--- flow/design.v ---
module pixel_sort_asc (
	 input clk, reset, soft_rst,
	 input enable, 
	 input      [15:0] Pixel_in1, Pixel_in2, Pixel_in3, Pixel_in4 , Pixel_in5 , Pixel_in6, Pixel_in7, Pixel_in8,
	 output reg [15:0] Pixel_out1, Pixel_out2, Pixel_out3, Pixel_out4 , Pixel_out5 , Pixel_out6, Pixel_out7, Pixel_out8,    output reg valid_out
);
integer i, j;
reg [15:0] array [1:8]; 
reg [15:0] temp;
reg [15:0] in1, in2, in3, in4, in5, in6, in7, in8;
always @(posedge clk)
 begin
 if (reset)
     begin
	  in1 <= 0;
	  in2 <= 0; 
	  in3 <= 0; 
	  in4 <=	0;
	  in5 <=	0; 
	  in6 <=	0; 
	  in7 <=	0; 
	  in8 <=	0; 
	  valid_out <= 0; 
		 Pixel_out1 <= 0;
		 Pixel_out2 <= 0;
		 Pixel_out3 <= 0;
		 Pixel_out4 <= 0;
		 Pixel_out5 <= 0;
		 Pixel_out6 <= 0;
		 Pixel_out7 <= 0;
		 Pixel_out8 <= 0; 
	  end 
	  else if(soft_rst)
		 begin 
	    in1 <=  0;
		 in2 <=  0; 
	    in3 <=  0; 
	    in4 <=	0;
	    in5 <=	0; 
	    in6 <=	0; 
	    in7 <=	0; 
	    in8 <=	0; 
	    valid_out <= 0; 
		 Pixel_out1 <= 0;
		 Pixel_out2 <= 0;
		 Pixel_out3 <= 0;
		 Pixel_out4 <= 0;
		 Pixel_out5 <= 0;
		 Pixel_out6 <= 0;
		 Pixel_out7 <= 0;
		 Pixel_out8 <= 0; 
       end
		 else  if(enable)
		 begin
       valid_out <= 1;
		in1<= Pixel_in1;
		in2<= Pixel_in2; 
		in3<= Pixel_in3; 
		in4<= Pixel_in4;  
		in5<=	Pixel_in5; 
		in6<=	Pixel_in6; 
		in7<=	Pixel_in7; 
		in8<=	Pixel_in8; 
		 Pixel_out1 <= array[8];
		 Pixel_out2 <= array[7];
		 Pixel_out3 <= array[6];
		 Pixel_out4 <= array[5];
		 Pixel_out5 <= array[4];
		 Pixel_out6 <= array[3];
		 Pixel_out7 <= array[2];
		 Pixel_out8 <= array[1];
	  	end
		 else begin
		 valid_out <= 0;
		 in1 <=  0;
		 in2 <=  0; 
	    in3 <=  0; 
	    in4 <=	0;
	    in5 <=	0; 
	    in6 <=	0; 
	    in7 <=	0; 
	    in8 <=	0; 
		 Pixel_out1 <= 0;
		 Pixel_out2 <= 0;
		 Pixel_out3 <= 0;
		 Pixel_out4 <= 0;
		 Pixel_out5 <= 0;
		 Pixel_out6 <= 0;
		 Pixel_out7 <= 0;
		 Pixel_out8 <= 0; 
       end	
 end 
 always @(*)
  begin
 if (reset)
     begin
		 array[1] =  0; 
		 array[2] =	 0;
		 array[3] =  0;
		 array[4] =  0;
		 array[5] =  0;
		 array[6] =  0;
		 array[7] =  0;
		 array[8] =  0;
	  end 
	  else if(soft_rst)
		 begin 
	    array[1] =  0; 
		 array[2] =	 0;
		 array[3] =  0;
		 array[4] =  0;
		 array[5] =  0;
		 array[6] =  0;
		 array[7] =  0;
		 array[8] =  0;
	     end
	else  begin
			 array[1] =  Pixel_in1; 
			 array[2] =	 Pixel_in2;
			 array[3] =  Pixel_in3;
			 array[4] =  Pixel_in4;
			 array[5] =  Pixel_in5;
			 array[6] =  Pixel_in6;
			 array[7] =  Pixel_in7;
			 array[8] =  Pixel_in8;
 for ( i= 8; i>0; i=i-1) begin
		for(j=1; j<i; j=j+1) begin 
		 if (array[j] < array[j + 1])
          begin
            temp = array[j];
            array[j] = array[j + 1];
            array[j + 1] = temp;
				end
		   end
		end
	end
 end 
endmodule 
--- flow/run.sh ---
#!/bin/bash
# the make line also repeats each setting of config.mk as NAME=value (left out here)
make -C /OpenROAD-flow-scripts/flow DESIGN_CONFIG=/design/flow/config.mk WORK_HOME=/design/flow/orfs CLKGATE_MAP_FILE= finish
--- flow/config.mk ---
export PLATFORM = sky130hd
export DESIGN_NAME = pixel_sort_asc
export DESIGN_NICKNAME = pixel_sort_asc
export VERILOG_FILES = /design/flow/design.v
export SDC_FILE = /design/flow/constraint.sdc
export NUM_CORES = 4
export LEC_CHECK = 0
export ABC_AREA = 1
export CAP_MARGIN = 15
export CORE_ASPECT_RATIO = 0.5
export CORE_MARGIN = 2
export CORE_UTILIZATION = 72
export CTS_CLUSTER_DIAMETER = 350
export CTS_CLUSTER_SIZE = 100
export PLACE_DENSITY = 0.36
export SETUP_SLACK_MARGIN = -1.88
export SLEW_MARGIN = 20
export TNS_END_PERCENT = 10
--- flow/constraint.sdc ---
create_clock -name core_clock -period 21.5 [get_ports {clk}]
set_input_delay 4.3000 -clock core_clock [delete_from_list [all_inputs] [get_ports {clk}]]
set_output_delay 4.3000 -clock core_clock [all_outputs]
set_load 0.01 [all_outputs]
==> changes_impl.md, run 1 <==
### Implementation results

* Seq share, synth at 11.18%
* Top cells, area: ha_1 (21%), nand2_1 (20%), o21ai_0 (16%)
* Cell Rows at 46
* Status: did not finish
* Post-synthesis compound-gate area fraction at 25.59%
* Simple share at 31.85%
* Post-Syn Nets at 4455
* Post-synth top area share at 20.96%
* Synthesized area at 23100 um2
* Ys Warns at 2
* Most numerous cell in the Yosys netlist: nand2_1
* Final GP Congestion at 1.143
* Yosys cell count at 3936
* Yosys stat area at 23100 um2
* Top logic family: simple AND/OR/NAND/NOR gates
* Yosys cell types at 40
* Synth area leader: ha_1
* Adder share at 20.96%
* Post-synth EDFFs at 0
* Flops after synth at 129
* Die X at 257.3 um
* IO Pins at 261
* Die area at 33630 um2
* Die Y at 130.7 um
* Synth top cells by count: nand2_1 (1214), o21ai_0 (739), ha_1 (387), inv_1 (380), a21oi_1 (227)
* Mux share at 0%
* Mapped Cells at 3936
* Failing step: detailed placement
* Avg Cell Area, Syn at 5.870 um2
* Main flop type after synthesis: dfxtp_1
* Initial core utilization at 72.99%
* Ys async rst share at 0%
* XOR/XNOR Area Share at 0%
* # port buffers at 260
* First Err: [ERROR DPL-0038] Utilization greater than 100%, impossible to legalize
* Core Area at 31660 um2
[metrics by stage]
stage / std cells / cell area, um2 / hold WS, ps
after floorplan: 3936 / 24380 / 4449
after global placement: 5635 / 35170 / 4920
==> inputs of run 2 (changes only) <==
ABC_AREA = not set   (was 1)
CAP_MARGIN = 20   (was 15)
CORE_ASPECT_RATIO = not set   (was 0.5)
CORE_UTILIZATION = 58   (was 72)
CTS_CLUSTER_DIAMETER = 396   (was 350)
CTS_CLUSTER_SIZE = 13   (was 100)
PLACE_DENSITY = not set   (was 0.36)
SETUP_SLACK_MARGIN = -1.77   (was -1.88)
TNS_END_PERCENT = not set   (was 10)
clock period = 38.0 ns   (was 21.5 ns; I/O delays follow)
==> run 2 against run 1 <==
Net effect: the layout now fails its checks (negative setup slack); synthesized cell count down 9.3%; synthesized area up 4.7%; die area up 29%.
==> changes_impl.md, run 2 <==
## Flow update

* Yosys cell types at 100 (+150%)
* First-pass GRT wire length at 142400 um
* Mux share at 9.778% (+9.8 points)
* Critical path depth in cells at 150
* Post-synth EDFFs at 0 (unchanged)
* Cell mode on critical path: buf_4
* Avg Cell Area, Syn at 6.776 um2 (+15%)
* Vias per std cell at 6.527
* Setup Total Neg Slack at -10870 ps
* Yosys stat area at 24200 um2 (+4.7%)
* Synthesized area at 24200 um2 (+4.7%)
* Final GP Congestion at 1.150 (+0.54%)
* Post-DP HPWL at 75840 um
* Largest net degree at the start of global routing at 90
* Max Buffers Root-to-Sink at 2
* IO Pins at 261 (unchanged)
* Post-Syn Nets at 4090 (-8.2%)
* Kind of cell adding the most delay to the critical path: AND-OR/OR-AND gates
* CP Max Fanout at 36
* Failed Checks: negative setup slack
* Actual slew at the worst max-slew pin at 1029 ps
* Setup ws final at -458.6 ps
* Num CTS Buffers at 17
* Synth top cells by count: nor2_1 (455), a21oi_1 (431), ha_1 (387), nand2_1 (364), o21ai_0 (347)
* Mapped Cells at 3571 (-9.3%)
* XOR/XNOR Area Share at 0% (unchanged)
* Rel. slew slack at 29.44%
* Count of tool warnings at 28
* Die X at 208.3 um (-19%)
* Clk slew on worst S/H paths at 60 ps
* Nets at 4465
* Worst hold path endpoint: Pixel_out1[5]
* Worst Hold Depth at 3
* Post-route cell area at 30200 um2
* H-Tree Depth at 4
* Min-delay worst type: primary input to flop
* Tot GR Track Use at 40.58%
* Initial core utilization at 58.99% (-14 points)
* Vias in the first global route at 26830
* Number of fill cells at 3331
* Fmax at 26.00 MHz
* Setup-violating endpoint count in the final report at 32
* Worst setup endpoint: Pixel_out8[9]
* Cell Rows at 74 (+61%)
* Worst Path Arrival at 38800 ps
* CTS Sinks at 129
* Max Slew Vio Count at 0
* Initial DRC count at 3605
* Crit start category: primary input
* Total gr overflow at 0
* Yosys cell count at 3571 (-9.3%)
* HP Start: Pixel_in8[5]
* Nature of the critical path endpoint: flop
* Max Cap Violations at 0
* DRT Pass-1 Iters at 9
* Most numerous cell in the Yosys netlist: nor2_1
* Post-layout min period at 38460 ps
* Final core occ at 73.63%
* Seq share, synth at 10.67% (-0.50 points)
* Flops after synth at 129 (unchanged)
* Antenna Nets Post-Route at 0
* Hold Violations, Final at 0
* Main flop type after synthesis: dfxtp_1
* WL final at 94130 um
* Tcrit/Tclk final at 101.2%
* Adder share at 20.24% (-0.72 points)
* Clock Tree Root: clkbuf_16
* Drt drc at 0
* Initial antenna violation count at 0
* Ys async rst share at 0% (unchanged)
* Ys Warns at 2 (unchanged)
* Routed len/inst at 20.96 um
* CP max stage cell: o21ai_0
* Gate Area at 20610 um2
* Slowest stage delay, CP at 570 ps
* Post-synthesis compound-gate area fraction at 31.27% (+5.7 points)
* Die area at 43370 um2 (+29%)
* Status: complete, but fails checks
* Worst path bufs/invs at 27
* Ant. Diodes at 0
* Vias at 29310
* TritonCTS clock tree: done
* Top logic family: AND-OR/OR-AND gates
* Placed Area at 28690 um2
* CP startpoint: Pixel_in2[1]
* Crit Path Class: primary input to flop
* Seq. cell area at 2582 um2
* Post-synth top area share at 20.01% (-0.95 points)
* # port buffers at 260 (unchanged)
* Area grow syn2layout at 24.81%
* Die Y at 208.3 um (+59%)
* Top cells, area: ha_1 (20%), dfxtp_1 (11%), a21oi_1 (8.9%)
* Core Area at 41020 um2 (+30%)
* Synth area leader: ha_1
* Critical Path RT at 38340 ps
* Simple share at 21.11% (-11 points)
==> run 2: layer usage <==
layer | vias up | GRT usage, % | routed length [um]
li1 | 13700 | - | -
met1 | 13350 | 51.64 | 37320
met2 | 1889 | 65.46 | 41820
met3 | 374 | 8.498 | 10200
met4 | 0 | 19.10 | 4795
met5 | - | 0 | 0
==> run 2: final cells by class <==
cell class                      count  area share (%)
Clock buffer                       19           1.467
Inverter                          279           3.468
Tap cell                          532           2.204
Sequential cell                   129           8.551
Timing Repair Buffer              511           15.47
Multi-Input combinational cell   3008           68.23
Clock inverter                     13          0.6090
==> run 2: through the flow <==
step,worst slack (ps),instances,hold WS [ps]
after global placement,-1314,4422,8265
final,-458.6,4491,7807
after detailed placement,-2071,4422,8258
after floorplan,-1533,3571,7748
after CTS,-1704,4454,7801
after global routing,-2214,4491,7854
==> run 2: timing repair <==
action	CTS	global route
resized	0	151
buffers inserted	0	34
hold buffers	0	0
endpoints found under the setup margin	0	48
==> inputs of run 3 (changes only) <==
CORE_UTILIZATION = 57   (was 58)
CTS_CLUSTER_DIAMETER = not set   (was 396)
CTS_CLUSTER_SIZE = not set   (was 13)
SETUP_SLACK_MARGIN = -1.73   (was -1.77)
SLEW_MARGIN = 40   (was 20)
TNS_END_PERCENT = 5   (was not set)
clock period = 29.0 ns   (was 38.0 ns; I/O delays follow)
==> run 3 against run 2 <==
Net effect: the flow now stops in clock tree synthesis; synthesized cell count unchanged; synthesized area unchanged; die area up 1.7%.
==> changes_impl.md, run 3 <==
### Implementation results

* Status: did not finish
* Failing step: clock tree synthesis
* First Err: [ERROR DPL-0033] detailed placement checks failed during check placement.
* Initial core utilization at 57.69% (-1.3 points)
* Ys async rst share at 0% (unchanged)
* Simple share at 21.11% (unchanged)
* Core Area at 41950 um2 (+2.3%)
* Yosys stat area at 24200 um2 (unchanged)
* Synthesized area at 24200 um2 (unchanged)
* Ys Warns at 2 (unchanged)
* Avg Cell Area, Syn at 6.776 um2 (unchanged)
* Post-synthesis compound-gate area fraction at 31.27% (unchanged)
* Yosys cell count at 3571 (unchanged)
* Mapped Cells at 3571 (unchanged)
* XOR/XNOR Area Share at 0% (unchanged)
* Post-synth EDFFs at 0 (unchanged)
* Final GP Congestion at 1.123 (-2.3%)
* Cell Rows at 75 (+1.4%)
* # port buffers at 260 (unchanged)
* Top cells, area: ha_1 (20%), dfxtp_1 (11%), a21oi_1 (8.9%)
* Post-Syn Nets at 4090 (unchanged)
* Main flop type after synthesis: dfxtp_1
* Die area at 44110 um2 (+1.7%)
* Die X at 210.0 um (+0.86%)
* Post-DP HPWL at 97290 um (+28%)
* Die Y at 210.0 um (+0.86%)
* IO Pins at 261 (unchanged)
* Seq share, synth at 10.67% (unchanged)
* Mux share at 9.778% (unchanged)
* Yosys cell types at 100 (unchanged)
* Adder share at 20.24% (unchanged)
* Top logic family: AND-OR/OR-AND gates
* Setup WS pre-CTS at -6531 ps (-4460 ps)
* Synth top cells by count: nor2_1 (455), a21oi_1 (431), ha_1 (387), nand2_1 (364), o21ai_0 (347)
* Flops after synth at 129 (unchanged)
* Synth area leader: ha_1
* Most numerous cell in the Yosys netlist: nor2_1
* Post-synth top area share at 20.01% (unchanged)
## run 3: stage by stage
stage | instances | hold WS (ps) | setup TNS, ps | instance area [um2]
after floorplan | 3571 | 5947 | -141850 | 25320
after global placement | 5576 | 6465 | -195770 | 37920
after detailed placement | 5576 | 6479 | -318520 | 37920
==> inputs of run 4 (changes only) <==
CORE_UTILIZATION = 58   (was 57)
HOLD_SLACK_MARGIN = -0.09   (was not set)
SETUP_SLACK_MARGIN = 5.0   (was -1.73)
SLEW_MARGIN = 20   (was 40)
clock period = 36.8 ns   (was 29.0 ns; I/O delays follow)
==> run 4 against run 3 <==
Net effect: the layout now fails its checks (max-capacitance violations, max-slew violations, negative setup slack); synthesized cell count is the same; die area shrank 1.7%; synthesized area is the same.
==> changes_impl.md, run 4 <==
## Flow update

* Yosys stat area at 24200 um2 (unchanged)
* DRT Pass-1 Iters at 17
* Post-Syn Nets at 4090 (unchanged)
* Min-delay worst type: primary input to flop
* Cell Rows at 74 (-1.3%)
* Critical path depth in cells at 148
* Tcrit/Tclk final at 104.1%
* Fmax at 26.10 MHz
* TritonCTS clock tree: done
* Top cells, area: ha_1 (20%), dfxtp_1 (11%), a21oi_1 (8.9%)
* Post-synth EDFFs at 0 (unchanged)
* Max Cap Violations at 2
* Crit start category: primary input
* Met3 wire length at 17990 um
* Seq share, synth at 10.67% (unchanged)
* Core Area at 41020 um2 (-2.2%)
* Final core occ at 87.15%
* Worst hold path endpoint: Pixel_out1[11]
* Vias at 34330
* Clock Tree Root: clkbuf_16
* Die area at 43370 um2 (-1.7%)
* Slowest stage delay, CP at 880 ps
* Unrepaired setup endpoints after global routing: yes
* Post-Route M1 WL at 41970 um
* WL final at 123200 um
* Vias per std cell at 7.212
* Kind of cell adding the most delay to the critical path: AND-OR/OR-AND gates
* Status: complete, but fails checks
* Failed Checks: max-capacitance violations, max-slew violations, negative setup slack
* Mapped Cells at 3571 (unchanged)
* Setup-violating endpoint count in the final report at 32
* Max Slew Vio Count at 8
* Initial DRC count at 6749
* Min Hold Slack at 7599 ps
* Rel. slew slack at -2.440%
* XOR/XNOR Area Share at 0% (unchanged)
* Crit Path Class: primary input to flop
* CP startpoint: Pixel_in2[9]
* Flops after synth at 129 (unchanged)
* Tot GR Track Use at 48.31%
* Main flop type after synthesis: dfxtp_1
* Final GP Congestion at 1.114 (-0.81%)
* Ys Warns at 2 (unchanged)
* Synth top cells by count: nor2_1 (455), a21oi_1 (431), ha_1 (387), nand2_1 (364), o21ai_0 (347)
* Drt drc at 0
* Die X at 208.3 um (-0.85%)
* First-pass GRT wire length at 168100 um
* Post-synthesis compound-gate area fraction at 31.27% (unchanged)
* Avg Cell Area, Syn at 6.776 um2 (unchanged)
* Critical Path RT at 37160 ps
* Post-layout min period at 38310 ps
* Post-placement cell count at 4395 (-21%)
* CP Max Fanout at 31
* Vias in the first global route at 30820
* Nature of the critical path endpoint: flop
* Worst path bufs/invs at 28
* Worst setup endpoint: Pixel_out8[2]
* HP Start: Pixel_in8[11]
* # port buffers at 260 (unchanged)
* Post-synth top area share at 20.01% (unchanged)
* Hold-fix buffers at CTS at 0
* Adder share at 20.24% (unchanged)
* Yosys cell types at 100 (unchanged)
* Area grow syn2layout at 47.73%
* DR top layer: met5
* Worst Hold Depth at 3
* Max Buffers Root-to-Sink at 2
* Initial antenna violation count at 9
* Simple share at 21.11% (unchanged)
* Setup ws final at -1514 ps
* H-Tree Depth at 4
* Setup WS pre-CTS at -1742 ps (+4789 ps)
* Most numerous cell in the Yosys netlist: nor2_1
* Synth area leader: ha_1
* Post-DP HPWL at 77600 um (-20%)
* CP max stage cell: mux2i_2
* Die Y at 208.3 um (-0.85%)
* Total gr overflow at 0
* Largest net degree at the start of global routing at 78
* Worst Path Arrival at 38670 ps
* Setup Total Neg Slack at -46120 ps
* Routed len/inst at 25.89 um
* CTS Sinks at 129
* Cell mode on critical path: ha_1
* Actual slew at the worst max-slew pin at 1537 ps
* Antenna Nets Post-Route at 0
* Yosys cell count at 3571 (unchanged)
* Hold Violations, Final at 0
* Initial core utilization at 58.99% (+1.3 points)
* Top logic family: AND-OR/OR-AND gates
* Ys async rst share at 0% (unchanged)
* Synthesized area at 24200 um2 (unchanged)
* Clk slew on worst S/H paths at 70 ps
* Met2 wire length at 51300 um
* Num CTS Buffers at 17
* Mux share at 9.778% (unchanged)
* IO Pins at 261 (unchanged)
* Count of tool warnings at 31
* Post-Layout Cell Count at 4760
* Nets at 4727
[run 4: area by class of cell]
cell class / instances / area, um2
repair buffers: 766 / 7212
inverters: 279 / 1064
clock buffers: 19 / 442.9
diodes: 7 / 17.52
multi-input cells: 3015 / 23660
fillers: 2191 / 5270
flip-flops and latches: 129 / 2582
well taps: 532 / 665.6
clock inverters: 13 / 101.3
[run 4: repair_timing]
action                     in CTS  in global routing
setup endpoints to repair      64                 64
gates cloned                   25                  7
resized                       485                291
buffers inserted              205                 89
pin swaps                     108                146
[run 4: per-layer routing]
metal  up-vias  global-route usage (%)
met3      1211                   14.57
li1      14300                       -
met4        10                   30.49
met2      3280                   76.32
met1     15530                   57.16
met5         -                  0.4449
[run 4: stage by stage]
stage	cell area, um2
floorplan	25320
global placement	29100
global route	35740
CTS	33520
finish	35750
detailed placement	29100
==> inputs of run 5 (changes only) <==
ABC_AREA = 0   (was not set)
CELL_PAD_IN_SITES_DETAIL_PLACEMENT = 0   (was not set)
CORE_UTILIZATION = 57   (was 58)
GPL_ROUTABILITY_DRIVEN = 0   (was not set)
GPL_TIMING_DRIVEN = 1   (was not set)
HOLD_SLACK_MARGIN = not set   (was -0.09)
MAX_ROUTING_LAYER = met4   (was not set)
PLACE_DENSITY_LB_ADDON = 0.18   (was not set)
SETUP_SLACK_MARGIN = not set   (was 5.0)
TNS_END_PERCENT = 15   (was 5)
clock period = 63.2 ns   (was 36.8 ns; I/O delays follow)
==> run 5 against run 4 <==
Net effect: highest routed layer is now met4; critical path depth up 9; worst setup slack better by 13000 ps; the run now finishes clean; flip-flop count stayed put; via count is 18% lower; cell count is 10% lower.
==> changes_impl.md, run 5 <==
## Flow update

* Post-placement cell count at 4231 (-3.7%)
* H-Tree Depth at 4 (unchanged)
* Yosys cell count at 3571 (unchanged)
* HP Start: Pixel_in8[11]
* IO Pins at 261 (unchanged)
* Post-Layout Cell Count at 4264 (-10%)
* Min-delay worst type: primary input to flop
* Ant. Diodes at 0 (-7)
* Most numerous cell in the Yosys netlist: nor2_1
* Cell mode on critical path: a21oi_1
* Postcts setup bufs at 0 (-100%)
* Nets at 4231 (-10%)
* Largest net degree at the start of global routing at 80 (+2.6%)
* Synthesized area at 24200 um2 (unchanged)
* Mux share at 9.778% (unchanged)
* Status: complete, no violations
* DRT Pass-1 Iters at 10 (-7)
* Setup-violating endpoint count in the final report at 0 (-100%)
* First-pass GRT wire length at 134700 um (-20%)
* CP max stage cell: nand2_2
* Worst Hold Depth at 3 (unchanged)
* Worst Path Arrival at 51920 ps (+13250 ps)
* Mapped Cells at 3571 (unchanged)
* Count of tool warnings at 26 (-16%)
* XOR/XNOR Area Share at 0% (unchanged)
* Vias at 28000 (-18%)
* Worst setup endpoint: Pixel_out7[0]
* Synth top cells by count: nor2_1 (455), a21oi_1 (431), ha_1 (387), nand2_1 (364), o21ai_0 (347)
* Core Area at 41950 um2 (+2.3%)
* Vias in the first global route at 25890 (-16%)
* Total gr overflow at 0 (unchanged)
* Flops after synth at 129 (unchanged)
* Post-CTS sizing at 0 (-100%)
* Initial core utilization at 57.69% (-1.3 points)
* Yosys stat area at 24200 um2 (unchanged)
* Adder share at 20.24% (unchanged)
* Crit start category: primary input
* Die X at 210.0 um (+0.86%)
* Tcrit/Tclk final at 81.60% (-23 points)
* Initial antenna violation count at 0 (-9)
* Max Cap Violations at 0 (-2)
* WL final at 87230 um (-29%)
* Seq share, synth at 10.67% (unchanged)
* Die area at 44110 um2 (+1.7%)
* Post-synthesis compound-gate area fraction at 31.27% (unchanged)
* Area grow syn2layout at 14.72%
* Max Slew Vio Count at 0 (-8)
* Worst path bufs/invs at 11 (-61%)
* Avg Cell Area, Syn at 6.776 um2 (unchanged)
* Setup Total Neg Slack at 0 ps (+46120 ps)
* Clock Tree Root: clkbuf_16
* Ys Warns at 2 (unchanged)
* Ys async rst share at 0% (unchanged)
* Num CTS Buffers at 17 (unchanged)
* Post-synth top area share at 20.01% (unchanged)
* Synth area leader: ha_1
* Kind of cell adding the most delay to the critical path: AND-OR/OR-AND gates
* Top cells, area: ha_1 (20%), dfxtp_1 (11%), a21oi_1 (8.9%)
* Cell Rows at 75 (+1.4%)
* Hold Violations, Final at 0 (unchanged)
* Hold-fix buffers at CTS at 0 (unchanged)
* TritonCTS clock tree: done
* Post-DP HPWL at 71370 um (-8.0%)
* Clk slew on worst S/H paths at 50 ps (-20 ps)
* CTS Sinks at 129 (unchanged)
* # port buffers at 260 (unchanged)
* Rel. slew slack at 25.45% (+28 points)
* Top logic family: AND-OR/OR-AND gates
* CP Max Fanout at 52 (+68%)
* Drt drc at 0 (unchanged)
* Worst hold path endpoint: Pixel_out1[11]
* Tot GR Track Use at 38.82% (-9.5 points)
* Fmax at 19.39 MHz
* Crit Path Class: primary input to flop
* Vias per std cell at 6.567 (-8.9%)
* Routed len/inst at 20.46 um (-21%)
* Simple share at 21.11% (unchanged)
* Die Y at 210.0 um (+0.86%)
* Min Hold Slack at 12860 ps (+5257 ps)
* Nature of the critical path endpoint: flop
* Antenna Nets Post-Route at 0 (unchanged)
* CP startpoint: Pixel_in2[1]
* Post-Syn Nets at 4090 (unchanged)
* Max Buffers Root-to-Sink at 2 (unchanged)
* Post-synth EDFFs at 0 (unchanged)
* Unrepaired setup endpoints after global routing: no
* Critical Path RT at 63550 ps (+26390 ps)
* Post-layout min period at 51570 ps
* Main flop type after synthesis: dfxtp_1
* Slowest stage delay, CP at 830 ps (-50 ps)
* Yosys cell types at 100 (unchanged)
* Critical path depth in cells at 157 (+6.1%)
* Initial DRC count at 3744 (-45%)
* Actual slew at the worst max-slew pin at 1104 ps (-432.4 ps)
[run 5: area by class of cell]
class | count | area (um2)
Timing Repair Buffer | 282 | 2788
Clock buffer | 21 | 470.5
Fill cell | 3664 | 14190
Clock inverter | 11 | 175.2
Sequential cell | 129 | 2582
Multi-Input combinational cell | 3003 | 20020
Inverter | 279 | 1047
Tap cell | 539 | 674.4
[run 5: metrics by stage]
step / utilization [%] / worst slack [ps] / area, um2
4_1_cts: 66.09 / 12940 / 27720
5_1_grt: 66.18 / 8985 / 27760
3_3_place_gp: 64.55 / 14520 / 27080
6_report: 66.18 / 11630 / 27760
3_5_place_dp: 64.55 / 12740 / 27080
2_1_floorplan: - / 18630 / 24200
[run 5: routing by layer]
metal	GRT usage (%)	routed length (um)	part of all wire, %
met1	48.09	35030	40
met3	6.198	8759	10
met4	18.02	4342	5.0
met5	-	0	0
met2	62.05	39100	45
==> inputs of run 6 (changes only) <==
ABC_AREA = not set   (was 0)
CELL_PAD_IN_SITES_DETAIL_PLACEMENT = not set   (was 0)
GPL_ROUTABILITY_DRIVEN = not set   (was 0)
GPL_TIMING_DRIVEN = not set   (was 1)
MAX_ROUTING_LAYER = not set   (was met4)
PLACE_DENSITY_LB_ADDON = not set   (was 0.18)
TNS_END_PERCENT = not set   (was 15)
clock period = 20.3 ns   (was 63.2 ns; I/O delays follow)
==> run 6 against run 5 <==
Net effect: synthesized area stayed put; die area stayed put; synthesized cell count stayed put; the flow now stops in clock tree synthesis.
==> changes_impl.md, run 6 <==
### Implementation results

* Status: did not finish
* Failing step: clock tree synthesis
* First Err: [ERROR DPL-0033] detailed placement checks failed during check placement.
* Top cells, area: ha_1 (20%), dfxtp_1 (11%), a21oi_1 (8.9%)
* XOR/XNOR Area Share at 0% (unchanged)
* Simple share at 21.11% (unchanged)
* Yosys cell count at 3571 (unchanged)
* Yosys cell types at 100 (unchanged)
* Die Y at 210.0 um (unchanged)
* Adder share at 20.24% (unchanged)
* Main flop type after synthesis: dfxtp_1
* Post-synthesis compound-gate area fraction at 31.27% (unchanged)
* Mux share at 9.778% (unchanged)
* Flops after synth at 129 (unchanged)
* Post-synth EDFFs at 0 (unchanged)
* Post-Syn Nets at 4090 (unchanged)
* Post-DP HPWL at 101700 um (+43%)
* IO Pins at 261 (unchanged)
* Synth top cells by count: nor2_1 (455), a21oi_1 (431), ha_1 (387), nand2_1 (364), o21ai_0 (347)
* Avg Cell Area, Syn at 6.776 um2 (unchanged)
* Most numerous cell in the Yosys netlist: nor2_1
* Cell Rows at 75 (unchanged)
* Final GP Congestion at 1.122
* Mapped Cells at 3571 (unchanged)
* Ys async rst share at 0% (unchanged)
* Seq share, synth at 10.67% (unchanged)
* Post-placement cell count at 5642 (+33%)
* Die X at 210.0 um (unchanged)
* Initial core utilization at 57.69% (unchanged)
* Post-synth top area share at 20.01% (unchanged)
* Core Area at 41950 um2 (unchanged)
* Placed Area at 38540 um2 (+42%)
* Synthesized area at 24200 um2 (unchanged)
* Synth area leader: ha_1
* Top logic family: AND-OR/OR-AND gates
* Ys Warns at 2 (unchanged)
* # port buffers at 260 (unchanged)
* Die area at 44110 um2 (unchanged)
* Yosys stat area at 24200 um2 (unchanged)
## run 6: metrics by stage
| step | setup WS [ps] | hold WS [ps] |
|---|---|---|
| 3_3_place_gp | -10860 | 4723 |
| 2_1_floorplan | -10470 | 4207 |
| 3_5_place_dp | -13250 | 4734 |
==> inputs of run 7 (changes only) <==
CELL_PAD_IN_SITES_GLOBAL_PLACEMENT = 0   (was not set)
CORE_UTILIZATION = 68   (was 57)
CTS_CLUSTER_SIZE = 81   (was not set)
GPL_TIMING_DRIVEN = 1   (was not set)
SETUP_SLACK_MARGIN = -0.91   (was not set)
SLEW_MARGIN = 25   (was 20)
TNS_END_PERCENT = 15   (was not set)
clock period = 36.9 ns   (was 20.3 ns; I/O delays follow)
==> run 7 against run 6 <==
Net effect: the layout now fails its checks (max-capacitance violations, max-slew violations, negative setup slack); die area decreased by 16%; synthesized area is the same; synthesized cell count stayed put.
==> changes_impl.md, run 7 <==
## Flow update

* Total gr overflow at 0
* Post-Layout Cell Count at 4452
* Final core occ at 87.07%
* Worst setup endpoint: Pixel_out8[5]
* Die area at 37110 um2 (-16%)
* Fmax at 24.81 MHz
* Initial antenna violation count at 13
* Post-placement cell count at 4353 (-23%)
* Simple share at 21.11% (unchanged)
* Die Y at 192.6 um (-8.3%)
* Post-layout min period at 40300 ps
* Nets at 4482
* Tcrit/Tclk final at 109.2%
* Count of tool warnings at 31
* Routed len/inst at 24.87 um
* Final GP Congestion at 1.123 (about the same)
* Max Cap Violations at 2
* HP Start: Pixel_in8[10]
* Flops after synth at 129 (unchanged)
* Setup ws final at -3404 ps
* Initial DRC count at 7129
* Vias at 32620
* CP startpoint: Pixel_in2[1]
* Die X at 192.6 um (-8.3%)
* Seq share, synth at 10.67% (unchanged)
* Worst hold path endpoint: Pixel_out1[10]
* Synthesized area at 24200 um2 (unchanged)
* Avg Cell Area, Syn at 6.776 um2 (unchanged)
* Slowest stage delay, CP at 1060 ps
* Crit Path Class: primary input to flop
* Vias per std cell at 7.327
* DRT Pass-1 Iters at 22
* WL final at 110700 um
* Tot GR Track Use at 52.13%
* Adder share at 20.24% (unchanged)
* Top cells, area: ha_1 (20%), dfxtp_1 (11%), a21oi_1 (8.9%)
* Post-synthesis compound-gate area fraction at 31.27% (unchanged)
* Clock Tree Root: clkbuf_16
* Area grow syn2layout at 27.05%
* H-Tree Depth at 4
* TritonCTS clock tree: done
* Yosys stat area at 24200 um2 (unchanged)
* Vias in the first global route at 29110
* Mux share at 9.778% (unchanged)
* Mapped Cells at 3571 (unchanged)
* Kind of cell adding the most delay to the critical path: AND-OR/OR-AND gates
* Max Buffers Root-to-Sink at 2
* Post-Syn Nets at 4090 (unchanged)
* Worst Path Arrival at 40640 ps
* Top logic family: AND-OR/OR-AND gates
* Worst path bufs/invs at 20
* Rel. slew slack at -10.44%
* Largest net degree at the start of global routing at 91
* Critical Path RT at 37240 ps
* Clk slew on worst S/H paths at 60 ps
* Synth top cells by count: nor2_1 (455), a21oi_1 (431), ha_1 (387), nand2_1 (364), o21ai_0 (347)
* Hold Violations, Final at 0
* Worst Hold Depth at 3
* CP Max Fanout at 28
* Ys async rst share at 0% (unchanged)
* Max Slew Vio Count at 6
* XOR/XNOR Area Share at 0% (unchanged)
* Main flop type after synthesis: dfxtp_1
* Ys Warns at 2 (unchanged)
* Nature of the critical path endpoint: flop
* IO Pins at 261 (unchanged)
* Hold-fix buffers at CTS at 0
* Critical path depth in cells at 136
* Min-delay worst type: primary input to flop
* Post-synth EDFFs at 0 (unchanged)
* Min Hold Slack at 7585 ps
* Post-synth top area share at 20.01% (unchanged)
* Yosys cell count at 3571 (unchanged)
* Post-DP HPWL at 74530 um (-27%)
* Drt drc at 0
* Synth area leader: ha_1
* First-pass GRT wire length at 152600 um
* Setup-violating endpoint count in the final report at 48
* Placed Area at 28620 um2 (-26%)
* Post-route cell area at 30740 um2
* Crit start category: primary input
* Cell Rows at 69 (-8.0%)
* Actual slew at the worst max-slew pin at 1650 ps
* Status: complete, but fails checks
* Failed Checks: max-capacitance violations, max-slew violations, negative setup slack
* Yosys cell types at 100 (unchanged)
* Num CTS Buffers at 17
* Antenna Nets Post-Route at 0
* Initial core utilization at 68.53% (+11 points)
* Core Area at 35310 um2 (-16%)
* CP max stage cell: mux2i_1
* Unrepaired setup endpoints after global routing: yes
* CTS Sinks at 129
* Most numerous cell in the Yosys netlist: nor2_1
* # port buffers at 260 (unchanged)
## run 7: area by class of cell
| type | instances | area [um2] |
|---|---|---|
| inverters | 279 | 1047 |
| flip-flops and latches | 129 | 2582 |
| clock inverters | 14 | 225.2 |
| clock buffers | 18 | 429.2 |
| fillers | 1955 | 4567 |
| repair buffers | 529 | 4848 |
| multi-input cells | 3007 | 21000 |
| diodes | 15 | 37.54 |
| well taps | 461 | 576.8 |
## run 7: layer usage
metal / global-route usage (%) / vias to the layer above / part of all wire [%]
met2: 78.51 / 3343 / 40
met1: 61.16 / 14310 / 33
met4: 35.79 / 22 / 9.9
li1: - / 13780 / -
met3: 19.51 / 1166 / 16
met5: 0.4121 / - / 0.48
## run 7: metrics by stage
step	worst slack [ps]	TNS (ps)
final	-3404	-114560
after global routing	-4800	-181770
after CTS	-861.0	-24930
after detailed placement	-2314	-72370
after global placement	-722.5	-21530
after floorplan	-912.2	-26140
## run 7: repair_timing
item                       in CTS  in global routing
gates cloned                    2                  5
gates resized                  51                195
setup endpoints to repair      32                 48
pin swaps                       6                 30
setup buffers                   8                 40
==> inputs of run 8 (changes only) <==
CELL_PAD_IN_SITES_GLOBAL_PLACEMENT = not set   (was 0)
CORE_UTILIZATION = 66   (was 68)
CTS_CLUSTER_DIAMETER = 362   (was not set)
CTS_CLUSTER_SIZE = 78   (was 81)
GPL_TIMING_DRIVEN = not set   (was 1)
HOLD_SLACK_MARGIN = 0.3   (was not set)
SETUP_SLACK_MARGIN = -2.0   (was -0.91)
SLEW_MARGIN = 20   (was 25)
TNS_END_PERCENT = 5   (was 15)
clock period = 34.0 ns   (was 36.9 ns; I/O delays follow)
==> run 8 against run 7 <==
Net effect: synthesized area did not move; the run now fails in clock tree synthesis; synthesized cell count stayed put; die area increased by 3.0%.
==> changes_impl.md, run 8 <==
### Implementation results

* Yosys cell types at 100 (unchanged)
* Top cells, area: ha_1 (20%), dfxtp_1 (11%), a21oi_1 (8.9%)
* Simple share at 21.11% (unchanged)
* Post-Syn Nets at 4090 (unchanged)
* Synthesized area at 24200 um2 (unchanged)
* Mux share at 9.778% (unchanged)
* Post-synthesis compound-gate area fraction at 31.27% (unchanged)
* XOR/XNOR Area Share at 0% (unchanged)
* Adder share at 20.24% (unchanged)
* Ys async rst share at 0% (unchanged)
* Post-synth EDFFs at 0 (unchanged)
* Yosys stat area at 24200 um2 (unchanged)
* Placed Area at 34990 um2 (+22%)
* Status: did not finish
* Failing step: clock tree synthesis
* Seq share, synth at 10.67% (unchanged)
* Core Area at 36350 um2 (+2.9%)
* Setup WS pre-CTS at -5105 ps (-2791 ps)
* Yosys cell count at 3571 (unchanged)
* Final GP Congestion at 1.231 (+9.6%)
* Post-DP HPWL at 109200 um (+46%)
* Cell Rows at 70 (+1.4%)
* Flops after synth at 129 (unchanged)
* Initial core utilization at 66.57% (-2.0 points)
* Die area at 38210 um2 (+3.0%)
* Die Y at 195.5 um (+1.5%)
* Top logic family: AND-OR/OR-AND gates
* Synth area leader: ha_1
* IO Pins at 261 (unchanged)
* Ys Warns at 2 (unchanged)
* Mapped Cells at 3571 (unchanged)
* First Err: [ERROR DPL-0038] Utilization greater than 100%, impossible to legalize
* Main flop type after synthesis: dfxtp_1
* Avg Cell Area, Syn at 6.776 um2 (unchanged)
* Synth top cells by count: nor2_1 (455), a21oi_1 (431), ha_1 (387), nand2_1 (364), o21ai_0 (347)
* Post-synth top area share at 20.01% (unchanged)
* Most numerous cell in the Yosys netlist: nor2_1
* Die X at 195.5 um (+1.5%)
* # port buffers at 260 (unchanged)
-- run 8: stage by stage --
stage	hold WS, ps	std cells	setup TNS, ps
after floorplan	6948	3571	-64020
after global placement	7458	5188	-28490
after detailed placement	7474	5188	-204780
==> inputs of run 9 (changes only) <==
CORE_UTILIZATION = 58   (was 66)
CTS_CLUSTER_SIZE = not set   (was 78)
HOLD_SLACK_MARGIN = -0.09   (was 0.3)
clock period = 29.6 ns   (was 34.0 ns; I/O delays follow)
==> run 9 against run 8 <==
Net effect: synthesized cell count unchanged; the run again fails in clock tree synthesis; synthesized area is the same; die area rose by 13%.
==> changes_impl.md, run 9 <==
### Implementation results

* Flops after synth at 129 (unchanged)
* Yosys cell types at 100 (unchanged)
* Setup WS pre-CTS at -6365 ps (-1260 ps)
* Status: did not finish
* Post-Syn Nets at 4090 (unchanged)
* Most numerous cell in the Yosys netlist: nor2_1
* Post-synth EDFFs at 0 (unchanged)
* Die Y at 208.3 um (+6.5%)
* Yosys cell count at 3571 (unchanged)
* Mux share at 9.778% (unchanged)
* Ys async rst share at 0% (unchanged)
* Post-synth top area share at 20.01% (unchanged)
* Post-synthesis compound-gate area fraction at 31.27% (unchanged)
* Post-DP HPWL at 103100 um (-5.5%)
* Ys Warns at 2 (unchanged)
* Final GP Congestion at 1.210 (-1.7%)
* Initial core utilization at 58.99% (-7.6 points)
* Synth area leader: ha_1
* Die X at 208.3 um (+6.5%)
* Main flop type after synthesis: dfxtp_1
* Die area at 43370 um2 (+13%)
* IO Pins at 261 (unchanged)
* Cell Rows at 74 (+5.7%)
* Simple share at 21.11% (unchanged)
* Mapped Cells at 3571 (unchanged)
* Top cells, area: ha_1 (20%), dfxtp_1 (11%), a21oi_1 (8.9%)
* # port buffers at 260 (unchanged)
* Seq share, synth at 10.67% (unchanged)
* Avg Cell Area, Syn at 6.776 um2 (unchanged)
* Synth top cells by count: nor2_1 (455), a21oi_1 (431), ha_1 (387), nand2_1 (364), o21ai_0 (347)
* Core Area at 41020 um2 (+13%)
* First Err: [ERROR DPL-0038] Utilization greater than 100%, impossible to legalize
* XOR/XNOR Area Share at 0% (unchanged)
* Adder share at 20.24% (unchanged)
* Synthesized area at 24200 um2 (unchanged)
* Top logic family: AND-OR/OR-AND gates
* Failing step: clock tree synthesis
* Post-placement cell count at 5570 (+7.4%)
* Yosys stat area at 24200 um2 (unchanged)
run 9: per-stage QoR:
| stage | cell area, um2 | setup TNS, ps | util, % |
|---|---|---|---|
| floorplan | 25320 | -116650 | - |
| global placement | 37940 | -182560 | 92.49 |
| detailed placement | 37940 | -309020 | 92.49 |
==> inputs of run 10 (changes only) <==
ABC_AREA = 1   (was not set)
CAP_MARGIN = 15   (was 20)
CORE_UTILIZATION = 72   (was 58)
CTS_CLUSTER_DIAMETER = 350   (was 362)
CTS_CLUSTER_SIZE = 93   (was not set)
HOLD_SLACK_MARGIN = not set   (was -0.09)
PLACE_DENSITY = 0.36   (was not set)
SETUP_SLACK_MARGIN = -1.88   (was -2.0)
TNS_END_PERCENT = 10   (was 5)
clock period = 29.3 ns   (was 29.6 ns; I/O delays follow)
==> run 10 against run 9 <==
Net effect: the layout now fails its checks (negative setup slack); synthesized cell count is 10% higher; synthesized area down 4.5%; die area is 23% lower.
==> changes_impl.md, run 10 <==
## Flow update

* Max Buffers Root-to-Sink at 2
* Failed Checks: negative setup slack
* CTS Sinks at 129
* Cell Rows at 65 (-12%)
* WL final at 80940 um
* Hold Violations, Final at 0
* Count of tool warnings at 31
* Tot GR Track Use at 45.40%
* Main flop type after synthesis: dfxtp_1
* Clock Tree Root: clkbuf_16
* Synth area leader: ha_1
* Critical Path RT at 29650 ps
* Worst Hold Depth at 3
* Seq share, synth at 11.18% (+0.50 points)
* Kind of cell adding the most delay to the critical path: AND-OR/OR-AND gates
* Actual slew at the worst max-slew pin at 1212 ps
* Clk slew on worst S/H paths at 70 ps
* Crit start category: primary input
* Largest net degree at the start of global routing at 114
* TritonCTS clock tree: done
* Initial antenna violation count at 3
* Yosys cell types at 40 (-60%)
* Yosys cell count at 3936 (+10%)
* CP startpoint: Pixel_in2[11]
* Most numerous cell in the Yosys netlist: nand2_1
* Synth top cells by count: nand2_1 (1214), o21ai_0 (739), ha_1 (387), inv_1 (380), a21oi_1 (227)
* Post-layout min period at 30190 ps
* Setup Total Neg Slack at -26910 ps
* Die Y at 183.1 um (-12%)
* Worst path bufs/invs at 28
* Core Area at 31560 um2 (-23%)
* Nature of the critical path endpoint: flop
* Top logic family: simple AND/OR/NAND/NOR gates
* Status: complete, but fails checks
* Simple share at 31.85% (+11 points)
* Drt drc at 0
* Setup WS pre-CTS at -840.2 ps (+5525 ps)
* Top cells, area: ha_1 (21%), nand2_1 (20%), o21ai_0 (16%)
* Initial core utilization at 73.22% (+14 points)
* Vias in the first global route at 24560
* Num CTS Buffers at 17
* Fmax at 33.12 MHz
* Post-synthesis compound-gate area fraction at 25.59% (-5.7 points)
* Worst hold path endpoint: Pixel_out1[5]
* Ys Warns at 2 (unchanged)
* # port buffers at 260 (unchanged)
* Slowest stage delay, CP at 630 ps
* DRT Pass-1 Iters at 17
* Antenna Nets Post-Route at 0
* Post-synth top area share at 20.96% (+0.95 points)
* Hold-fix buffers at CTS at 0
* Worst setup endpoint: Pixel_out7[3]
* Final GP Congestion at 1.076 (-11%)
* Mapped Cells at 3936 (+10%)
* Die X at 183.1 um (-12%)
* Max Slew Vio Count at 0
* Setup ws final at -890.5 ps
* Mux share at 0% (-9.8 points)
* CP Max Fanout at 56
* Min-delay worst type: primary input to flop
* HP Start: Pixel_in8[5]
* Crit Path Class: primary input to flop
* Post-Syn Nets at 4455 (+8.9%)
* XOR/XNOR Area Share at 0% (unchanged)
* Avg Cell Area, Syn at 5.870 um2 (-13%)
* Vias per std cell at 6.342
* Yosys stat area at 23100 um2 (-4.5%)
* Tcrit/Tclk final at 103.0%
* Routed len/inst at 17.87 um
* Post-DP HPWL at 59700 um (-42%)
* Post-synth EDFFs at 0 (unchanged)
* Vias at 28720
* Area grow syn2layout at 15.95%
* Synthesized area at 23100 um2 (-4.5%)
* Ys async rst share at 0% (unchanged)
* Die area at 33540 um2 (-23%)
* Total gr overflow at 0
* CP max stage cell: o21ai_0
* Worst Path Arrival at 30540 ps
* Initial DRC count at 4620
* Adder share at 20.96% (+0.72 points)
* H-Tree Depth at 4
* Critical path depth in cells at 124
* Rel. slew slack at 18.32%
* Nets at 4631
* First-pass GRT wire length at 122600 um
* IO Pins at 261 (unchanged)
* Setup-violating endpoint count in the final report at 32
* Min Hold Slack at 5996 ps
* Flops after synth at 129 (unchanged)
* Max Cap Violations at 0
run 10: per-layer routing:
metal  global-route usage [%]  routed length [um]  vias up
met1                    55.47               30280    12420
met2                    70.62               34180     2164
met5                        0                 213        -
li1                         -                   -    13560
met4                    28.16                5944        6
met3                    12.69               10320      574
run 10: layout make-up:
| type | instances | area (um2) |
|---|---|---|
| multi-input combinational | 3225 | 18290 |
| antenna | 2 | 5.005 |
| clock buffer | 19 | 452.9 |
| tap | 402 | 503.0 |
| timing repair buffer | 333 | 3306 |
| inverter | 405 | 1538 |
| fill | 2146 | 4766 |
| sequential | 129 | 2582 |
| clock inverter | 13 | 103.9 |
| timing repair inverter | 1 | 5.005 |
run 10: repair_timing:
action                     4_1_cts  5_1_grt
resized                          0       76
setup endpoints to repair        0       48
setup buffers                    0        2
run 10: metrics by stage:
| stage | instances | util (%) | instance area (um2) |
|---|---|---|---|
| global route | 4528 | 84.89 | 26790 |
| global placement | 4485 | 82.30 | 25970 |
| detailed placement | 4485 | 82.30 | 25970 |
| floorplan | 3936 | - | 23110 |
| finish | 4529 | 84.90 | 26790 |
| CTS | 4517 | 84.07 | 26530 |
==> inputs of run 11 (changes only) <==
ABC_AREA = not set   (was 1)
CAP_MARGIN = 20   (was 15)
CELL_PAD_IN_SITES_GLOBAL_PLACEMENT = 0   (was not set)
CORE_UTILIZATION = 68   (was 72)
CTS_CLUSTER_DIAMETER = not set   (was 350)
CTS_CLUSTER_SIZE = 81   (was 93)
GPL_TIMING_DRIVEN = 1   (was not set)
HOLD_SLACK_MARGIN = -0.1   (was not set)
PLACE_DENSITY = not set   (was 0.36)
SETUP_SLACK_MARGIN = -0.91   (was -1.88)
SLEW_MARGIN = 25   (was 20)
TNS_END_PERCENT = 15   (was 10)
clock period = 39.3 ns   (was 29.3 ns; I/O delays follow)
==> run 11 against run 10 <==
Net effect: the layout fails its checks (max-capacitance violations, max-slew violations, negative setup slack); synthesized cell count down 9.3%; first-iteration DRC count up 29%; largest cell class unchanged; critical path depth is 17 higher.
==> changes_impl.md, run 11 <==
## Flow update

* CP Max Fanout at 32 (-43%)
* Largest net degree at the start of global routing at 75 (-34%)
* Placed Area at 28040 um2 (+8.0%)
* XOR/XNOR Area Share at 0% (unchanged)
* Adder share at 20.24% (-0.72 points)
* CP startpoint: Pixel_in1[1]
* Vias in the first global route at 27890 (+14%)
* Setup ws final at -2424 ps (-1534 ps)
* Max Slew Vio Count at 16 (+16)
* Initial antenna violation count at 6 (+3)
* Hold Violations, Final at 0 (unchanged)
* Worst Hold Depth at 3 (unchanged)
* Post-Syn Nets at 4090 (-8.2%)
* Avg Cell Area, Syn at 6.776 um2 (+15%)
* Yosys cell types at 100 (+150%)
* Flops after synth at 129 (unchanged)
* Max Buffers Root-to-Sink at 2 (unchanged)
* Setup-violating endpoint count in the final report at 32 (unchanged)
* Num CTS Buffers at 17 (unchanged)
* Crit start category: primary input
* Die area at 37110 um2 (+11%)
* TritonCTS clock tree: done
* Seq share, synth at 10.67% (-0.50 points)
* # port buffers at 260 (unchanged)
* Routed len/inst at 23.68 um (+32%)
* Kind of cell adding the most delay to the critical path: AND-OR/OR-AND gates
* Top cells, area: ha_1 (20%), dfxtp_1 (11%), a21oi_1 (8.9%)
* Failed Checks: max-capacitance violations, max-slew violations, negative setup slack
* Main flop type after synthesis: dfxtp_1
* Nets at 4404 (-4.9%)
* Initial core utilization at 68.53% (-4.7 points)
* Clk slew on worst S/H paths at 60 ps (about the same)
* Drt drc at 0 (unchanged)
* Rel. slew slack at -26.89% (-45 points)
* Count of tool warnings at 28 (-9.7%)
* Min Hold Slack at 8068 ps (+2073 ps)
* Post-Layout Cell Count at 4361 (-3.7%)
* Tcrit/Tclk final at 106.2% (+3.1 points)
* Most numerous cell in the Yosys netlist: nor2_1
* Post-layout min period at 41720 ps
* Post-synth EDFFs at 0 (unchanged)
* Vias per std cell at 7.167 (+13%)
* Post-placement cell count at 4281 (-4.5%)
* Die Y at 192.6 um (+5.2%)
* Post-DP HPWL at 73560 um (+23%)
* Crit Path Class: primary input to flop
* M3 GR Usage at 17.15% (+4.5 points)
* Slowest stage delay, CP at 1430 ps (+800 ps)
* Min-delay worst type: primary input to flop
* Status: complete, but fails checks
* CP max stage cell: o21ai_0
* Critical path depth in cells at 141 (+14%)
* Worst setup endpoint: Pixel_out7[2]
* IO Pins at 261 (unchanged)
* WL final at 103300 um (+28%)
* Met1 usage at 57.07% (+1.6 points)
* GR Util met2 at 74.92% (+4.3 points)
* H-Tree Depth at 4 (unchanged)
* Total gr overflow at 0 (unchanged)
* Cell Rows at 69 (+6.2%)
* Nature of the critical path endpoint: flop
* Vias at 31260 (+8.8%)
* Synth top cells by count: nor2_1 (455), a21oi_1 (431), ha_1 (387), nand2_1 (364), o21ai_0 (347)
* Cell mode on critical path: a21oi_1
* Clock Tree Root: clkbuf_16
* Final GP Congestion at 1.143 (+6.2%)
* Post-route cell area at 29780 um2 (+11%)
* Grt peak-use layer: met2
* Actual slew at the worst max-slew pin at 1883 ps (+671.0 ps)
* Yosys stat area at 24200 um2 (+4.7%)
* Critical Path RT at 39590 ps (+9940 ps)
* Max Cap Violations at 4 (+4)
* Setup WS pre-CTS at -2409 ps (-1568 ps)
* Top logic family: AND-OR/OR-AND gates
* CTS Sinks at 129 (unchanged)
* Initial DRC count at 5978 (+29%)
* Tot GR Track Use at 49.07% (+3.7 points)
* Fmax at 23.97 MHz
* Worst Path Arrival at 42020 ps (+11480 ps)
* Ys async rst share at 0% (unchanged)
* First-pass GRT wire length at 143500 um (+17%)
* Post-synthesis compound-gate area fraction at 31.27% (+5.7 points)
* Antenna Nets Post-Route at 0 (unchanged)
* Synth area leader: ha_1
* Ys Warns at 2 (unchanged)
* Die X at 192.6 um (+5.2%)
* Core Area at 35310 um2 (+12%)
* HP Start: Pixel_in8[6]
* Synthesized area at 24200 um2 (+4.7%)
* DRT Pass-1 Iters at 17 (unchanged)
* Yosys cell count at 3571 (-9.3%)
* Mapped Cells at 3571 (-9.3%)
* Mux share at 9.778% (+9.8 points)
* Post-synth top area share at 20.01% (-0.95 points)
* Worst hold path endpoint: Pixel_out1[6]
* Simple share at 21.11% (-11 points)
* Worst path bufs/invs at 19 (-32%)
* Area grow syn2layout at 23.08%
==> run 11: area by class of cell <==
class	count	area, um2
diodes	3	7.507
fillers	2227	5529
clock inverters	13	115.1
well taps	461	576.8
flip-flops and latches	129	2582
inverters	279	1047
repair buffers	448	4222
clock buffers	18	439.2
multi-input cells	3010	20790
==> run 11: through the flow <==
| step | setup TNS (ps) | util [%] |
|---|---|---|
| floorplan | -13040 | - |
| global placement | -25310 | 79.42 |
| detailed placement | -74760 | 79.42 |
| CTS | -26310 | 81.22 |
| global route | -102110 | 84.33 |
| finish | -67860 | 84.34 |
==> run 11: metal layers <==
layer  wire, um  up-vias
li1           -    13580
met5        714        -
met3      16400      954
met1      34890    13790
met2      41800     2902
met4       9445       24
==> run 11: what timing repair did <==
action	4_1_cts	5_1_grt
resized	14	164
setup buffers	2	36
gates cloned	1	9
endpoints found under the setup margin	32	48
endpoints found under the hold margin	0	0
hold buffers	0	0
pin swaps	3	24
==> inputs of run 12 (changes only) <==
ABC_AREA = 1   (was not set)
CAP_MARGIN = 40   (was 20)
CELL_PAD_IN_SITES_DETAIL_PLACEMENT = 2   (was not set)
CELL_PAD_IN_SITES_GLOBAL_PLACEMENT = 3   (was 0)
CORE_UTILIZATION = 55   (was 68)
CTS_CLUSTER_DIAMETER = 87   (was not set)
CTS_CLUSTER_SIZE = 19   (was 81)
GPL_TIMING_DRIVEN = not set   (was 1)
HOLD_SLACK_MARGIN = not set   (was -0.1)
MAX_ROUTING_LAYER = met4   (was not set)
SETUP_SLACK_MARGIN = 5.0   (was -0.91)
SLEW_MARGIN = 20   (was 25)
TNS_END_PERCENT = not set   (was 15)
clock period = 41.2 ns   (was 39.3 ns; I/O delays follow)
==> run 12 against run 11 <==
Net effect: the flow now stops in global placement without I/O; synthesized area decreased by 4.5%; synthesized cell count increased by 10%; die area increased by 18%.
==> changes_impl.md, run 12 <==
### Implementation results

* Post-synthesis compound-gate area fraction at 25.59% (-5.7 points)
* Yosys stat area at 23100 um2 (-4.5%)
* Post-synth EDFFs at 0 (unchanged)
* XOR/XNOR Area Share at 0% (unchanged)
* Die Y at 209.0 um (+8.5%)
* Seq share, synth at 11.18% (+0.50 points)
* Flops after synth at 129 (unchanged)
* Status: did not finish
* Main flop type after synthesis: dfxtp_1
* Yosys cell count at 3936 (+10%)
* Most numerous cell in the Yosys netlist: nand2_1
* Initial core utilization at 55.45% (-13 points)
* Cell Rows at 75 (+8.7%)
* Synth top cells by count: nand2_1 (1214), o21ai_0 (739), ha_1 (387), inv_1 (380), a21oi_1 (227)
* Yosys cell types at 40 (-60%)
* Core Area at 41670 um2 (+18%)
* Top cells, area: ha_1 (21%), nand2_1 (20%), o21ai_0 (16%)
* Die area at 43660 um2 (+18%)
* Top logic family: simple AND/OR/NAND/NOR gates
* Adder share at 20.96% (+0.72 points)
* Mux share at 0% (-9.8 points)
* Simple share at 31.85% (+11 points)
* Avg Cell Area, Syn at 5.870 um2 (-13%)
* Ys Warns at 2 (unchanged)
* Failing step: global placement without I/O
* Synth area leader: ha_1
* Mapped Cells at 3936 (+10%)
* First Err: [ERROR GPL-0301] Utilization 139.730 % exceeds 100%.
* Synthesized area at 23100 um2 (-4.5%)
* Die X at 209.0 um (+8.5%)
* Post-Syn Nets at 4455 (+8.9%)
* Post-synth top area share at 20.96% (+0.95 points)
* Ys async rst share at 0% (unchanged)
==> inputs of run 13 (changes only) <==
ABC_AREA = not set   (was 1)
CAP_MARGIN = 20   (was 40)
CELL_PAD_IN_SITES_DETAIL_PLACEMENT = not set   (was 2)
CELL_PAD_IN_SITES_GLOBAL_PLACEMENT = not set   (was 3)
CORE_UTILIZATION = 58   (was 55)
CTS_CLUSTER_DIAMETER = 42   (was 87)
CTS_CLUSTER_SIZE = not set   (was 19)
HOLD_SLACK_MARGIN = -0.09   (was not set)
TNS_END_PERCENT = 5   (was not set)
clock period = 38.0 ns   (was 41.2 ns; I/O delays follow)
==> run 13 against run 12 <==
Net effect: now fails the layout checks on max-capacitance violations, max-slew violations, negative setup slack; die area shrank 0.68%; synthesized cell count shrank 9.3%; synthesized area is 4.7% higher.
==> changes_impl.md, run 13 <==
## Flow update

* Status: complete, but fails checks
* Failed Checks: max-capacitance violations, max-slew violations, negative setup slack
* Main flop type after synthesis: dfxtp_1
* Rel. slew slack at -4.256%
* Worst hold path endpoint: Pixel_out1[4]
* Flops after synth at 129 (unchanged)
* Die X at 208.3 um (-0.34%)
* Count of tool warnings at 33
* HP Start: Pixel_in8[4]
* Post-route cell area at 35700 um2
* Antenna Nets Post-Route at 0
* Worst path bufs/invs at 30
* CP max stage cell: mux2i_1
* Critical path depth in cells at 146
* Vias in the first global route at 31050
* CP Max Fanout at 23
* Yosys stat area at 24200 um2 (+4.7%)
* Vias per std cell at 7.290
* Post-synthesis compound-gate area fraction at 31.27% (+5.7 points)
* Initial DRC count at 7715
* Final GP Congestion at 1.119
* Worst setup endpoint: Pixel_out7[0]
* Setup ws final at -2059 ps
* Yosys cell types at 100 (+150%)
* Adder share at 20.24% (-0.72 points)
* Core Area at 41020 um2 (-1.6%)
* Min-delay worst type: primary input to flop
* IO Pins at 261
* Num CTS Buffers at 17
* Synth top cells by count: nor2_1 (455), a21oi_1 (431), ha_1 (387), nand2_1 (364), o21ai_0 (347)
* Max Cap Violations at 2
* Crit start category: primary input
* Fmax at 24.96 MHz
* Unrepaired setup endpoints after global routing: yes
* CP startpoint: Pixel_in1[3]
* Mux share at 9.778% (+9.8 points)
* Seq. cell area at 2582 um2
* Final core occ at 87.04%
* Post-placement cell count at 4370
* Ys async rst share at 0% (unchanged)
* Setup Total Neg Slack at -55750 ps
* Vias at 34930
* Nets at 4744
* Post-synth EDFFs at 0 (unchanged)
* Tcrit/Tclk final at 105.4%
* Most numerous cell in the Yosys netlist: nor2_1
* TritonCTS clock tree: done
* Top cells, area: ha_1 (20%), dfxtp_1 (11%), a21oi_1 (8.9%)
* Area grow syn2layout at 47.54%
* Clock Tree Root: clkbuf_16
* Crit Path Class: primary input to flop
* Actual slew at the worst max-slew pin at 1520 ps
* Drt drc at 0
* Gate Area at 23400 um2
* Cell Rows at 74 (-1.3%)
* Synthesized area at 24200 um2 (+4.7%)
* Critical Path RT at 38310 ps
* Number of fill cells at 2187
* Synth area leader: ha_1
* Slowest stage delay, CP at 1190 ps
* Avg Cell Area, Syn at 6.776 um2 (+15%)
* Initial antenna violation count at 15
* Ys Warns at 2 (unchanged)
* Clk slew on worst S/H paths at 80 ps
* Total gr overflow at 0
* Simple share at 21.11% (-11 points)
* Post-layout min period at 40060 ps
* Kind of cell adding the most delay to the critical path: AND-OR/OR-AND gates
* Max Slew Vio Count at 6
* Routed len/inst at 26.24 um
* Post-Layout Cell Count at 4791
* Post-Syn Nets at 4090 (-8.2%)
* Post-DP HPWL at 76480 um
* Worst Path Arrival at 40370 ps
* Mapped Cells at 3571 (-9.3%)
* CTS Sinks at 129
* Top logic family: AND-OR/OR-AND gates
* First-pass GRT wire length at 167200 um
* Nature of the critical path endpoint: flop
* Tot GR Track Use at 49.48%
* Post-synth top area share at 20.01% (-0.95 points)
* Min Hold Slack at 7811 ps
* Initial core utilization at 58.99% (+3.5 points)
* Seq share, synth at 10.67% (-0.50 points)
* Die area at 43370 um2 (-0.68%)
* # port buffers at 260
* Setup-violating endpoint count in the final report at 34
* Cell mode on critical path: buf_4
* XOR/XNOR Area Share at 0% (unchanged)
* Largest net degree at the start of global routing at 68
* Worst Hold Depth at 3
* DRT Pass-1 Iters at 23
* Placed Area at 28860 um2
* Max Buffers Root-to-Sink at 2
* Yosys cell count at 3571 (-9.3%)
* WL final at 125700 um
* Die Y at 208.3 um (-0.34%)
* H-Tree Depth at 4
* Hold Violations, Final at 0
run 13: routing by layer:
layer	global-route usage (%)	vias up	share of wire [%]
li1	-	14350	-
met4	31.01	0	11
met3	15.23	1442	16
met1	55.42	15520	33
met5	-	-	0
met2	76.84	3619	41
run 13: timing repair:
item,CTS,global route
hold buffers,0,0
setup buffers,217,113
pin swaps,113,115
resized,472,238
gates cloned,34,4
setup endpoints to repair,64,64
run 13: cell type report:
class                           count  area share (%)
Timing Repair Buffer              778           20.50
Clock inverter                     15          0.5467
Antenna cell                       21          0.1472
Clock buffer                       17           1.192
Multi-Input combinational cell   3020           65.54
Inverter                          279           2.979
Sequential cell                   129           7.234
Tap cell                          532           1.865
run 13: through the flow:
stage / setup slack [ps]
final: -2059
after global routing: -3062
after CTS: 3058
after detailed placement: -1362
after global placement: -380.4
after floorplan: 3695
